try-sierra:
Design top_logic, start of the top module:
module top_logic(  
		clk,
		rst,
		frz,
		level,
		Dout,
		vsync,
		hsync,
		VGA_R,
		VGA_G,
		VGA_B,
		BTNU,
		BTND,
		BTNL,
		BTNR,
        seven_seg,
        sel,
        pattern_select,
         I_spi_miso,
         O_spi_sck,
         O_spi_cs,
         O_spi_mosi
);
Size in the first run: ~14000 cells after synthesis, about 300 flip-flops, roughly 48 I/O pins, ~110000 µm² of cells after synthesis.
Settings: LEC_CHECK=0, ABC_AREA=1, CAP_MARGIN=20, CORE_MARGIN=2, CORE_UTILIZATION=72, CTS_CLUSTER_DIAMETER=94, CTS_CLUSTER_SIZE=15, MAX_ROUTING_LAYER=met4, PLACE_DENSITY_LB_ADDON=0.02, SETUP_SLACK_MARGIN=-0.68, SLEW_MARGIN=20; clock period 11.6 ns.
run.sh (not shown) runs the stock make flow with config.mk's settings and CLKGATE_MAP_FILE=.
[flow] try-sierra | stages: complete | final checks: fail | reason: negative setup slack
[inputs] try-harbor vs try-sierra
Settings: MAX_ROUTING_LAYER: met4 -> unset; CTS_CLUSTER_SIZE: 15 -> unset; CAP_MARGIN: 20 -> 30; SETUP_SLACK_MARGIN: -0.68 -> unset; CTS_CLUSTER_DIAMETER: 94 -> unset; ABC_AREA: 1 -> unset; PLACE_DENSITY_LB_ADDON: 0.02 -> unset; the clock period (ns, I/O delays scaled along): 11.6 -> 12.9.
==> results <==
Count of fill cells added during filler insertion, try-harbor and try-sierra, lower one = try-sierra.
Of try-sierra and try-harbor, not a single run came through the flow clean.
The flow completed for try-harbor, but it is not clean: the layout still shows negative setup slack.
The flow completed for try-sierra, but it is not clean: the layout still shows negative setup slack.
Taking try-sierra as the reference, in try-harbor worst-case setup margin in the final layout saw an increase; count of plain and timing-repair buffers saw a decrease; count of non-filler cells in the finished layout saw a decrease; post-layout minimum cycle time saw an increase.
Of try-harbor and try-sierra, the higher number of global-route vias before repair belongs to try-sierra.
On multi-input logic area: between try-harbor and try-sierra, it ends up higher for try-sierra.
What try-zinc does differently from try-harbor at the input level:
Settings: setting CTS_CLUSTER_DIAMETER to 258 for the first time; setting SETUP_SLACK_MARGIN to 1.51 for the first time; changing the clock period (ns, I/O delays scaled along) from 12.9 to 12.0.
Notes after the runs:
try-zinc: complete, dirty (negative setup slack)
Complete run, failing final checks: try-harbor, reason negative setup slack.
Comparing try-harbor with try-zinc, the total number of sequential cells came out essentially unchanged.
Maximum frequency on try-zinc is behind try-harbor.
try-zinc vs. try-harbor: estimated wirelength of the detail-placed design went down 6800 µm, final worst setup slack fell 1.15 ns.


v27:
Starting RTL as in the previous note.
Settings: LEC_CHECK=0, ABC_AREA=1, CAP_MARGIN=20, CELL_PAD_IN_SITES_GLOBAL_PLACEMENT=1, CORE_MARGIN=8, CORE_UTILIZATION=58, PLACE_DENSITY_LB_ADDON=0.05, SETUP_SLACK_MARGIN=-0.55, SLEW_MARGIN=20; clock period 20.0 ns.
v27 finished end to end and its layout was clean on timing, DRC and antenna.
### v27 -> v44
- an added CTS_CLUSTER_DIAMETER of 252
- a deleted CELL_PAD_IN_SITES_GLOBAL_PLACEMENT that had been 1
- a deleted PLACE_DENSITY_LB_ADDON that had been 0.05
- a deleted SETUP_SLACK_MARGIN that had been -0.55
- a change of CORE_MARGIN from 8 to 2
- an added MAX_ROUTING_LAYER of met4
- a change of CORE_UTILIZATION from 58 to 71
- a change of the clock period (ns, I/O delays scaled along) from 20.0 to 9.76
--- outcome ---
- v44: it failed during global routing (5_1_grt), and the tool reported ODB-0269.
- v27 and v44 ended up with nearly the same post-synthesis share of cell area spent on xor and xnor gates.
- v44 vs v27 — pre-placement core utilization rose 13 points.
- Relative to v27, final weighted congestion of routability-driven global placement increased by about 13% in v44.
- The lower total core area of v27 and v44 is in v44.
- v27 → v44: floorplan die area decreased about 22%, share of the yosys chip area belonging to registers was more or less identical.
Edits applied to the flow inputs when going from v44 to v26:
- SETUP_SLACK_MARGIN newly set to 1.63
- ABC_AREA removed (was 1)
- CORE_UTILIZATION changed from 71 to 72
- CTS_CLUSTER_DIAMETER changed from 252 to 43
- HOLD_SLACK_MARGIN newly set to -0.08
- the clock period (ns, I/O delays scaled along) changed from 9.76 to 12.2
Findings:
- v26 -> stages 100% | layout checks FAIL | setup timing
- The placed wire-length estimate after detailed placement in v26 is 0.77 times that in v44.
- v26: yosys stat chip area lower than v44
- v44 fits on a die that is larger than the die of v26.
The following lists how v59 was set up differently from v26:
- MAX_ROUTING_LAYER removed (was met4)
- PLACE_DENSITY newly set to 0.35
- CTS_CLUSTER_DIAMETER removed (was 43)
- SETUP_SLACK_MARGIN changed from 1.63 to 1.64
- ABC_AREA newly set to 0
- HOLD_SLACK_MARGIN removed (was -0.08)
- the clock period (ns, I/O delays scaled along) changed from 12.2 to 9.39
[summary]
The flow completed for v26, but it is not clean: the layout still shows setup timing.
In v59 the implementation ran to completion but is not tape-out ready, as the final checks report setup timing.
In v59 relative to v26, worst reg2reg path depth had gone up by a few percent.
In the metrics for v59 and v26, the one carrying the lower shortest clock period the worst path allows after layout is v59.
Of the two candidates, v26 has the better slack of the worst reg-to-reg path and v59 the worse one.
v59 against v26: final wirelength went up by 14%, core occupancy in the finished layout went up by 5.4 points, share of the clock period used by the worst path went up by 32 points.
Row via count of the first global-routing pass: v59 higher / v26 lower
